==> inputs of run a <==
// CONV
module  CONV(
  input                      clk,
  input                      reset,
  output logic               busy,	
  input                      ready,	
  output logic        [13:0] iaddr,
  input               [7:0]  idata,	
  output logic               ioe,
  output logic               wen_L0,
  output logic               oe_L0,
  output logic        [13:0] addr_L0,
  output logic        [11:0] w_data_L0,
  input               [11:0] r_data_L0,
  output logic               wen_L1,
  output logic               oe_L1,
  output logic        [11:0] addr_L1,
  output logic        [11:0] w_data_L1,
  input               [11:0] r_data_L1,
  output logic               oe_weight,
  output logic        [15:0] addr_weight,
  input  logic signed [7:0]  r_data_weight,
  output logic               wen_L2,
  output logic        [3:0]  addr_L2,
  output logic        [31:0] w_data_L2
  );
clock: 4.73 ns
lec_check: 0
cap_margin: 20
cell_pad_in_sites_detail_placement: 2
cell_pad_in_sites_global_placement: 1
core_margin: 2
core_utilization: 69
gpl_timing_driven: 1
hold_slack_margin: -0.01
min_routing_layer: met2
place_density: 0.87
slew_margin: 0
run.sh (not shown) runs the stock make flow with config.mk's settings and CLKGATE_MAP_FILE=.
==> run b: changes against run a <==
Settings changed: ABC_AREA set to 1, CELL_PAD_IN_SITES_DETAIL_PLACEMENT 2 to not set, CELL_PAD_IN_SITES_GLOBAL_PLACEMENT 1 to not set, CORE_ASPECT_RATIO set to 0.5, CORE_UTILIZATION 69 to 72, CTS_CLUSTER_DIAMETER set to 395, CTS_CLUSTER_SIZE set to 96, GPL_TIMING_DRIVEN 1 to not set, HOLD_SLACK_MARGIN -0.01 to not set, MIN_ROUTING_LAYER met2 to not set, PLACE_DENSITY 0.87 to not set, PLACE_DENSITY_LB_ADDON set to 0.09, SETUP_SLACK_MARGIN set to 0.96, SLEW_MARGIN 0 to 20.
==> flow/constraint.sdc (replaced) <==
create_clock -name core_clock -period 4.02 [get_ports {clk}]
set_input_delay 0.8040 -clock core_clock [delete_from_list [all_inputs] [get_ports {clk}]]
set_output_delay 0.8040 -clock core_clock [all_outputs]
set_load 0.01 [all_outputs]
==> qor summary <==
Number of cells in the yosys synthesis report: run b 6020; run a 5856
Post-Synthesis Cell Area: run b 130100 um2; run a 130800 um2
Tally of unique sky130hd cells used after synthesis: run b 58; run a 79
Xor/xnor share: run b 0.01043; run a 0.01360
Top-area cell type share of the netlist area: run b 0.8353; run a 0.8312
Run status: run b stopped before the end; run a stopped before the end
Failing step: run b global routing; run a detailed placement
Area figure in the yosys stat output: run b 130100 um2; run a 130800 um2
Multiplexer share of the synthesized area: run b 0.00008653; run a 0.004487
Avg Inst Size Synth: run b 21.62 um2; run a 22.33 um2
And+or+nand+nor area frac: run b 0.02500; run a 0.02155
Number of standard-cell rows in the floorplan: run b 110; run a 159
Core Area: run b 179700 um2; run a 188000 um2
Die area: run b 184400 um2; run a 193000 um2
Die width: run b 605.2 um; run a 439.4 um
FP Util: run b 0.7240; run a 0.6956
Proportion of synthesized chip area in sequential cells: run b 0.9018; run a 0.8974
Post-synthesis instance total: run b 6020; run a 5856
Synthesized-area fraction occupied by adder cells: run b 0.03198; run a 0.03182
Die outline height: run b 304.6 um; run a 439.4 um
Routability cong.: run b 0.8656; run a 0.8547
Aoi/oai-family share of the synthesized area: run b 0.01571; run a 0.02165

==> inputs of run H <==
CONV again, from the RTL that the note above started with.
make LEC_CHECK=0 CAP_MARGIN=25 CORE_MARGIN=2 CORE_UTILIZATION=59 CTS_CLUSTER_SIZE=93 GPL_ROUTABILITY_DRIVEN=1 MIN_ROUTING_LAYER=met1 PLACE_DENSITY_LB_ADDON=0.18 SETUP_SLACK_MARGIN=2.17 SLEW_MARGIN=30 TNS_END_PERCENT=70 finish   # period 8.6 ns
==> run Y: changes against run H <==
Settings changed: CAP_MARGIN 25 to 20, CORE_UTILIZATION 59 to 72, CTS_CLUSTER_SIZE 93 to not set, GPL_ROUTABILITY_DRIVEN 1 to not set, MIN_ROUTING_LAYER met1 to not set, PLACE_DENSITY_LB_ADDON 0.18 to 0.2, SETUP_SLACK_MARGIN 2.17 to 1.66, SLEW_MARGIN 30 to 20, TNS_END_PERCENT 70 to not set.
==> flow/constraint.sdc (replaced) <==
create_clock -name core_clock -period 8.8 [get_ports {clk}]
set_input_delay 1.7600 -clock core_clock [delete_from_list [all_inputs] [get_ports {clk}]]
set_output_delay 1.7600 -clock core_clock [all_outputs]
set_load 0.01 [all_outputs]
==> run G: changes against run H <==
Settings changed: CAP_MARGIN 25 to 20, CORE_UTILIZATION 59 to 50, CTS_CLUSTER_SIZE 93 to not set, GPL_ROUTABILITY_DRIVEN 1 to not set, MIN_ROUTING_LAYER met1 to not set, PLACE_DENSITY_LB_ADDON 0.18 to not set, SETUP_SLACK_MARGIN 2.17 to 2.07, SLEW_MARGIN 30 to 20, TNS_END_PERCENT 70 to not set.
==> flow/constraint.sdc (replaced) <==
create_clock -name core_clock -period 7.24 [get_ports {clk}]
set_input_delay 1.4480 -clock core_clock [delete_from_list [all_inputs] [get_ports {clk}]]
set_output_delay 1.4480 -clock core_clock [all_outputs]
set_load 0.01 [all_outputs]
==> run B: changes against run H <==
Settings changed: CAP_MARGIN 25 to 20, CTS_CLUSTER_SIZE 93 to not set, GPL_ROUTABILITY_DRIVEN 1 to not set, MIN_ROUTING_LAYER met1 to not set, PLACE_DENSITY_LB_ADDON 0.18 to not set, SETUP_SLACK_MARGIN 2.17 to not set, SLEW_MARGIN 30 to 20, TNS_END_PERCENT 70 to not set.
==> flow/constraint.sdc (replaced) <==
create_clock -name core_clock -period 4.02 [get_ports {clk}]
set_input_delay 0.8040 -clock core_clock [delete_from_list [all_inputs] [get_ports {clk}]]
set_output_delay 0.8040 -clock core_clock [all_outputs]
set_load 0.01 [all_outputs]
==> run summary <==
run metrics: status=timing/DRC/antenna clean, core box area=260000 sq um, fraction of area in registers=78.0%, setup TNS=0 ps, Peak VDD IR=241 uV, initial antenna violation count=7, post-DR wirelength/cell=18.1 microns, final critical-path setup slack=1590 ps, Leakage=0.0537 uW, first-pass GRT wire length=290000 microns, Crit. path cell count=23, Reg area=117000 sq um
(the above is from run G)
==> run summary <==
run metrics: setup TNS=-14980 ps, final critical-path setup slack=-1840 ps, first-pass GRT wire length=292000 microns, status=complete, but fails checks, final tally of setup violations=14, layout check failures=negative setup slack, fraction of area in registers=77.5%, Crit. path cell count=24, core box area=220000 sq um, Leakage=0.0547 uW, post-DR wirelength/cell=19.3 microns, Peak VDD IR=477 uV
(the above is from run B)
==> run summary <==
run metrics: status=timing/DRC/antenna clean, fraction of area in registers=79.4%, initial antenna violation count=21, Leakage=0.0531 uW, Crit. path cell count=24, final critical-path setup slack=2080 ps, core box area=181000 sq um, Reg area=117000 sq um
(the above is from run Y)
==> run summary <==
run metrics: status=timing/DRC/antenna clean, first-pass GRT wire length=286000 microns, setup TNS=0 ps, final critical-path setup slack=2480 ps, fraction of area in registers=78.7%, Syn Area/Cell=22.3 sq um, post-DR wirelength/cell=19.4 microns, initial antenna violation count=7, inverter count=244, Leakage=0.0533 uW, Reg area=117000 sq um, Crit. path cell count=26, Post-DRT Antenna Nets=0, core box area=220000 sq um, Peak VDD IR=197 uV
(the above is from run H)
Power figures rest on the tool's default switching activity, not on a simulated workload.
